==> flow/design.v (excerpt) <==
module mac_unit(input clk,en,clr,
                input [15:0]a,b,
                output [39:0]c);
clock: 6.57 ns
lec_check: 0
abc_area: 1
cap_margin: 20
core_aspect_ratio: 1.36
core_margin: 2
core_utilization: 72
cts_cluster_diameter: 400
cts_cluster_size: 10
hold_slack_margin: 0.28
place_density: 0.36
setup_slack_margin: 1.54
slew_margin: 20
tns_end_percent: 10
run.sh (not shown) runs the stock make flow with config.mk's settings and CLKGATE_MAP_FILE=.
The starting point finished but fails on setup timing.
==> next run, changes <==
==> flow/config.mk (replaced) <==
export PLATFORM = sky130hd
export DESIGN_NAME = mac_unit
export DESIGN_NICKNAME = mac_unit
export VERILOG_FILES = /design/flow/design.v
export SDC_FILE = /design/flow/constraint.sdc
export NUM_CORES = 4
export LEC_CHECK = 0
export ABC_AREA = 1
export CAP_MARGIN = 20
export CORE_MARGIN = 2
export CORE_UTILIZATION = 70
export SETUP_SLACK_MARGIN = 2.37
export SLEW_MARGIN = 20
==> flow/constraint.sdc (replaced) <==
create_clock -name core_clock -period 13.6 [get_ports {clk}]
set_input_delay 2.7200 -clock core_clock [delete_from_list [all_inputs] [get_ports {clk}]]
set_output_delay 2.7200 -clock core_clock [all_outputs]
set_load 0.01 [all_outputs]
The new run completed without violations.
Wire length fell by 13%.
Via count fell by about 5%.
Count of clock-buffer cells in the layout fell by 1.
Setup slack improved by 7.0 ns.
Core utilization fell by 3.2 points.
Cell area fell by 1.5%.
==> next run, changes <==
--- a/flow/config.mk
+++ b/flow/config.mk
@@ -8 +7,0 @@
-export ABC_AREA = 1
@@ -11,2 +10 @@
-export CORE_UTILIZATION = 70
-export SETUP_SLACK_MARGIN = 2.37
+export CORE_UTILIZATION = 13
==> flow/constraint.sdc (replaced) <==
create_clock -name core_clock -period 19.7 [get_ports {clk}]
set_input_delay 3.9400 -clock core_clock [delete_from_list [all_inputs] [get_ports {clk}]]
set_output_delay 3.9400 -clock core_clock [all_outputs]
set_load 0.01 [all_outputs]
After rerunning: The changed run finished with timing, DRC and antenna clean. Register-to-register slack gets better by 5.1 ns. Worst setup slack gets better by 5.1 ns. Wire length fell by 15%. Cell area fell by 5.0%. Fmax fell by 6.8%.
==> next run, changes <==
--- a/flow/config.mk
+++ b/flow/config.mk
@@ -10 +10,3 @@
-export CORE_UTILIZATION = 13
+export CORE_UTILIZATION = 68
+export CTS_CLUSTER_SIZE = 86
+export SETUP_SLACK_MARGIN = 0.22
==> flow/constraint.sdc (replaced) <==
create_clock -name core_clock -period 9.96 [get_ports {clk}]
set_input_delay 1.9920 -clock core_clock [delete_from_list [all_inputs] [get_ports {clk}]]
set_output_delay 1.9920 -clock core_clock [all_outputs]
set_load 0.01 [all_outputs]
=> The new run finished with setup timing left; clock-buffer cell count drops by 2; routed wire length went down by 2.8%; utilization is higher by 68 points; die area goes down by 80%; area after synthesis stays the same; non-clock buffer count goes up by 101.

========
## violet
Starting RTL as in the previous note.
Design mac_unit, start of the top module:
module mac_unit(input clk,en,clr,
                input [15:0]a,b,
                output [39:0]c);
clock: 11.7 ns
lec_check: 0
abc_area: 1
cap_margin: 0
core_aspect_ratio: 0.91
core_margin: 2
core_utilization: 72
cts_cluster_diameter: 85
cts_cluster_size: 79
gpl_routability_driven: 0
place_density_lb_addon: 0.08
setup_slack_margin: -1.13
slew_margin: 40
In violet the implementation ran to completion but is not tape-out ready, as the final checks report negative setup slack.
## Diff of input files: sierra against violet
==> flow/config.mk <==
export PLATFORM = sky130hd
export DESIGN_NAME = mac_unit
export DESIGN_NICKNAME = mac_unit
export VERILOG_FILES = /design/flow/design.v
export SDC_FILE = /design/flow/constraint.sdc
export NUM_CORES = 4
export LEC_CHECK = 0
export CAP_MARGIN = 20
export CORE_MARGIN = 2
export CORE_UTILIZATION = 72
export SLEW_MARGIN = 20
==> flow/constraint.sdc <==
create_clock -name core_clock -period 9.89 [get_ports {clk}]
set_input_delay 1.9780 -clock core_clock [delete_from_list [all_inputs] [get_ports {clk}]]
set_output_delay 1.9780 -clock core_clock [all_outputs]
set_load 0.01 [all_outputs]
==> comparison <==
violet had finished all stages when the layout checks came back failing, citing negative setup slack. Layout checks on sierra: not met. Flow itself completed; violations: negative setup slack. The vertical die dimension of violet and that of sierra are within noise of each other. Diff violet and sierra: number of cells in the design after placement higher in violet. Time the worst path needs with I/O delays and setup is lower on sierra. What sierra reported for multi-input gate count has to be multiplied by 1.3 to get the figure for violet.
For pepper, these inputs were changed with respect to sierra:
--- a/flow/config.mk
+++ b/flow/config.mk
@@ -6,6 +6,8 @@
 export NUM_CORES = 4
 export LEC_CHECK = 0
+export ABC_AREA = 1
 export CAP_MARGIN = 20
 export CORE_MARGIN = 2
 export CORE_UTILIZATION = 72
+export CTS_CLUSTER_SIZE = 98
 export SLEW_MARGIN = 20
==> flow/constraint.sdc <==
create_clock -name core_clock -period 6.57 [get_ports {clk}]
set_input_delay 1.3140 -clock core_clock [delete_from_list [all_inputs] [get_ports {clk}]]
set_output_delay 1.3140 -clock core_clock [all_outputs]
set_load 0.01 [all_outputs]
### Flow results
Status for pepper and sierra: no clean run. On summed area of non-filler cells in the final layout, the higher figure sits with pepper, not sierra. From pepper to sierra, post-detailed-route DRC marker count did not move at all. Cmp pepper and sierra / wire length of the first global-routing pass / higher: pepper. Going from sierra to pepper, the buffer share of cell area was found to have gone down by 1.1 points. Delta (pepper minus sierra): total cell area at the placement stage picked up an extra 1900 µm²; wire length picked up an extra 21%; logic depth of the worst setup path including buffers picked up an extra 5; row count picked up an extra 3. The number of cells in the yosys synthesis report number comes out lower for sierra vs pepper.
## Diff of input files: quartz against pepper
--- a/flow/config.mk
+++ b/flow/config.mk
@@ -10,4 +10,6 @@
 export CORE_MARGIN = 2
 export CORE_UTILIZATION = 72
-export CTS_CLUSTER_SIZE = 98
+export CTS_CLUSTER_DIAMETER = 396
+export CTS_CLUSTER_SIZE = 99
+export PLACE_DENSITY = 0.39
 export SLEW_MARGIN = 20
==> flow/constraint.sdc <==
create_clock -name core_clock -period 10.2 [get_ports {clk}]
set_input_delay 2.0400 -clock core_clock [delete_from_list [all_inputs] [get_ports {clk}]]
set_output_delay 2.0400 -clock core_clock [all_outputs]
set_load 0.01 [all_outputs]
Notes after the runs:
- Post-route cell area of quartz falls short of that of pepper by a few percent.
- Post-synthesis instance total came out exactly the same in quartz and pepper.
- Between quartz and pepper, ratio of final minimum period to clock period is higher for pepper, quartz comes in under that.
- No crash in quartz: every stage finished, but the layout fails its final checks due to negative setup slack.
- Changes observed in quartz relative to pepper: count of unresolved DRC violations after routing roughly the same; routed length on met3 decreased by about 9% relative to the old numbers; headroom to the max-slew limit lost 1.3 points.
The inputs of fjord differ from those of quartz as listed below.
--- a/flow/config.mk
+++ b/flow/config.mk
@@ -6,10 +6,6 @@
 export NUM_CORES = 4
 export LEC_CHECK = 0
-export ABC_AREA = 1
 export CAP_MARGIN = 20
 export CORE_MARGIN = 2
-export CORE_UTILIZATION = 72
-export CTS_CLUSTER_DIAMETER = 396
-export CTS_CLUSTER_SIZE = 99
-export PLACE_DENSITY = 0.39
+export CORE_UTILIZATION = 40
 export SLEW_MARGIN = 20
==> flow/constraint.sdc <==
create_clock -name core_clock -period 13.5 [get_ports {clk}]
set_input_delay 2.7000 -clock core_clock [delete_from_list [all_inputs] [get_ports {clk}]]
set_output_delay 2.7000 -clock core_clock [all_outputs]
set_load 0.01 [all_outputs]
==> results <==
- Per the final summary, fjord finished and its layout is clean on timing, DRC and antenna.
- Summary of fjord over quartz: final area saw a decrease, detailed-routing iteration count for the pre-antenna-repair pass saw a decrease.
- fjord ended up with m1.m2.mu2.m1.clk_b[1]$_DFF_P_ as its first element of the critical path; quartz ended up with m1.m3.mu3.m3.clk_a[1]$_DFF_P_.
- Diff quartz -> fjord: die span in y now sits higher; cell count now sits lower; clock skew now sits lower; synthesized cell count now sits lower.
- Share of the clock period used by the worst path, fjord and quartz, lower one = fjord.
### fjord -> tundra
--- a/flow/config.mk
+++ b/flow/config.mk
@@ -6,6 +6,7 @@
 export NUM_CORES = 4
 export LEC_CHECK = 0
-export CAP_MARGIN = 20
+export CAP_MARGIN = 5
+export CORE_ASPECT_RATIO = 1.05
 export CORE_MARGIN = 2
-export CORE_UTILIZATION = 40
-export SLEW_MARGIN = 20
+export CORE_UTILIZATION = 44
+export SLEW_MARGIN = 30
Going from fjord to tundra, non-clock buffer total of the final layout grows by 3.
On headroom to the max-slew limit: between fjord and tundra, it ends up higher for tundra.
Between fjord and tundra, the final net count figures differ only marginally.

========
mac_unit again, from the RTL that the note above started with.
export LEC_CHECK = 0
export ABC_AREA = 1
export CAP_MARGIN = 0
export CORE_MARGIN = 2
export CORE_UTILIZATION = 72
export CTS_CLUSTER_DIAMETER = 106
export CTS_CLUSTER_SIZE = 79
export PLACE_DENSITY = 0.64
export SETUP_SLACK_MARGIN = -0.71
export SLEW_MARGIN = 40
create_clock -name core_clock -period 11.5 [get_ports {clk}]
The starting point finished but fails on negative setup slack.
Change:
Settings changed: CAP_MARGIN 0 to 20, CORE_UTILIZATION 72 to 70, CTS_CLUSTER_SIZE 79 to default, PLACE_DENSITY 0.64 to default, SLEW_MARGIN 40 to 20.
Clock period 11.5 ns to 11.7 ns, I/O delays scaled along.
The changed run completed, yet does not pass: negative setup slack.
Count of clock-buffer cells in the layout stays the same.
Non-clock buffer count came out higher by 1.
Global-route usage came out lower by 3.4 points.
Change:
Settings changed: CAP_MARGIN 20 to 0, CORE_UTILIZATION 70 to 72.
Clock period 11.7 ns to 11.5 ns, I/O delays scaled along.
Result: The changed run finished with negative setup slack left; maximum frequency hardly moves; worst hold slack barely changes; clock-buffer cell count is unchanged; via count went up by 1.9%; non-clock buffer count went down by 1; area after synthesis is unchanged; sequential cell count does not change.

========
Starting RTL as in the previous note.
==> flow/config.mk <==
export PLATFORM = sky130hd
export DESIGN_NAME = mac_unit
export DESIGN_NICKNAME = mac_unit
export VERILOG_FILES = /design/flow/design.v
export SDC_FILE = /design/flow/constraint.sdc
export NUM_CORES = 4
export LEC_CHECK = 0
export ABC_AREA = 1
export CAP_MARGIN = 5
export CELL_PAD_IN_SITES_DETAIL_PLACEMENT = 1
export CELL_PAD_IN_SITES_GLOBAL_PLACEMENT = 1
export CORE_ASPECT_RATIO = 0.5
export CORE_MARGIN = 2
export CORE_UTILIZATION = 27
export CTS_CLUSTER_DIAMETER = 360
export CTS_CLUSTER_SIZE = 34
export GPL_ROUTABILITY_DRIVEN = 1
export HOLD_SLACK_MARGIN = 0.19
export MAX_ROUTING_LAYER = met4
export PLACE_DENSITY = 0.63
export SLEW_MARGIN = 5
==> flow/constraint.sdc <==
create_clock -name core_clock -period 7.58 [get_ports {clk}]
set_input_delay 1.5160 -clock core_clock [delete_from_list [all_inputs] [get_ports {clk}]]
set_output_delay 1.5160 -clock core_clock [all_outputs]
set_load 0.01 [all_outputs]
The first run reached the layout checks and failed them: negative setup slack.
==> next run, changes <==
Settings changed: ABC_AREA 1 to 0, CAP_MARGIN 5 to 25, CELL_PAD_IN_SITES_DETAIL_PLACEMENT 1 to 0, CORE_ASPECT_RATIO 0.5 to unset, CORE_UTILIZATION 27 to 55, CTS_CLUSTER_DIAMETER 360 to 254, GPL_ROUTABILITY_DRIVEN 1 to 0, HOLD_SLACK_MARGIN 0.19 to unset, SETUP_SLACK_MARGIN set to -0.46, SLEW_MARGIN 5 to 20, TNS_END_PERCENT set to 5.
Outcome: The changed run completed, yet does not pass: negative setup slack. Design area shrinks by 14%. Hold slack barely changes. Maximum frequency grows by 0.36%. Via count shrinks by 22%. Setup slack gets better by 47 ps. Global-route usage grows by 8.6 points. Clock skew shrinks by 4.1 ps.
==> next run, changes <==
Settings changed: ABC_AREA 0 to 1, CORE_MARGIN 2 to 4, CORE_UTILIZATION 55 to 70, CTS_CLUSTER_DIAMETER 254 to unset, TNS_END_PERCENT 5 to unset.
Now the flow aborted during global placement without I/O (3_1_place_gp_skip_io).
Synthesized area rose by 10%.
Synthesized cell count increases by 44%.
Die size goes down by 8.6%.
==> next run, changes <==
Settings changed: CAP_MARGIN 25 to 5, CORE_MARGIN 4 to 2, CORE_UTILIZATION 70 to 72, CTS_CLUSTER_SIZE 34 to 17, PLACE_DENSITY 0.63 to unset, SETUP_SLACK_MARGIN -0.46 to -0.49.
Clock period 7.58 ns to 6.93 ns, I/O delays scaled along.
The changed run stopped in global placement without I/O (3_1_place_gp_skip_io) on GPL-0301.
Synthesized cell count stays the same.
Die area decreases by 7.4%.
Area after synthesis does not change.
==> next run, changes <==
Settings changed: CELL_PAD_IN_SITES_GLOBAL_PLACEMENT 1 to 0, CTS_CLUSTER_DIAMETER set to 103, CTS_CLUSTER_SIZE 17 to 34, PLACE_DENSITY_LB_ADDON set to 0.01, SETUP_SLACK_MARGIN -0.49 to -1.06, SLEW_MARGIN 20 to 30.
Clock period 6.93 ns to 11.3 ns, I/O delays scaled along.
What happened: The changed run completed, yet does not pass: negative setup slack; die size is unchanged; synthesized area stays the same; synthesized cell count stays the same.

========
Setup of run 1:
Starting RTL as in the previous note.
// mac_unit
module mac_unit(input clk,en,clr,
                input [15:0]a,b,
                output [39:0]c);
Settings: LEC_CHECK=0, ABC_AREA=1, CAP_MARGIN=0, CORE_MARGIN=2, CORE_UTILIZATION=72, CTS_CLUSTER_DIAMETER=106, HOLD_SLACK_MARGIN=-0.07, SETUP_SLACK_MARGIN=1.81, SLEW_MARGIN=20; clock period 11.5 ns.
Finished, but not clean: run 1, with negative setup slack.
### run 1 -> run 2
Settings: HOLD_SLACK_MARGIN removed (was -0.07); CTS_CLUSTER_DIAMETER changed from 106 to 260; CORE_UTILIZATION changed from 72 to 70; SETUP_SLACK_MARGIN changed from 1.81 to 1.8; the clock period (ns, I/O delays scaled along) changed from 11.5 to 11.4.
### Flow results
Total via count after detailed routing went down by a few percent going from run 1 to run 2. Diff run 1 -> run 2: flop share of the area now sits at about the same level; global-route usage went down 7.3 points. The runs compared here, run 1 and run 2, all ended either early or with open violations. The final report for run 2 shows a completed flow and a layout that fails verification, specifically negative setup slack. Re count of clock-net buffers in the final layout: no difference whatsoever between run 1 and run 2. As far as instance count along the most critical hold path goes, run 2 and run 1 are indistinguishable; the numbers are identical. Relative to run 1, the final worst-path cycle share of run 2 is higher by 0.23 points. Run 2 vs run 1: wire length of the first global-routing pass down by more than 10%.
diff inputs: run 2 => run 3
Settings: removing ABC_AREA (formerly 1); changing CAP_MARGIN from 0 to 20; removing SETUP_SLACK_MARGIN (formerly 1.8); removing CTS_CLUSTER_DIAMETER (formerly 260); changing CORE_UTILIZATION from 70 to 37; changing the clock period (ns, I/O delays scaled along) from 11.4 to 13.5.
### Flow results
Diff run 2 -> run 3: half-perimeter wire length after placement now sits lower, cell area after placement -about 11%.
Run 3 vs. run 2: final cell area excluding filler cells now smaller, sum of met3 wire segment lengths after detailed routing went down 1800 um.
In the reports for run 3 and run 2, the larger normalized max-slew margin belongs to run 3.
Completing all stages was not enough for run 2: its layout failed the final checks because of negative setup slack.
Run 3 was carried through to the last stage, and its layout satisfied the timing, design-rule and antenna checks.
Looking only at wire length, and setting everything else aside, the lower value of run 3 and run 2 goes to run 3.
Inputs modified between run 3 and run 4:
Settings: swapping 20 for 40 in SLEW_MARGIN; swapping 20 for 5 in CAP_MARGIN; putting GPL_ROUTABILITY_DRIVEN at 0 where nothing was set; putting CORE_ASPECT_RATIO at 1.05 where nothing was set; putting CTS_CLUSTER_SIZE at 16 where nothing was set; swapping 37 for 44 in CORE_UTILIZATION.
## What came out
The final-layout fill cell count of run 4 falls short of that of run 3 by about 18%.
Taking run 3 as the reference, in run 4 final clock period utilization by the worst path now smaller, final period demand of the worst path lost 0.023 ns, via-per-instance ratio picked up an extra 1.5%.
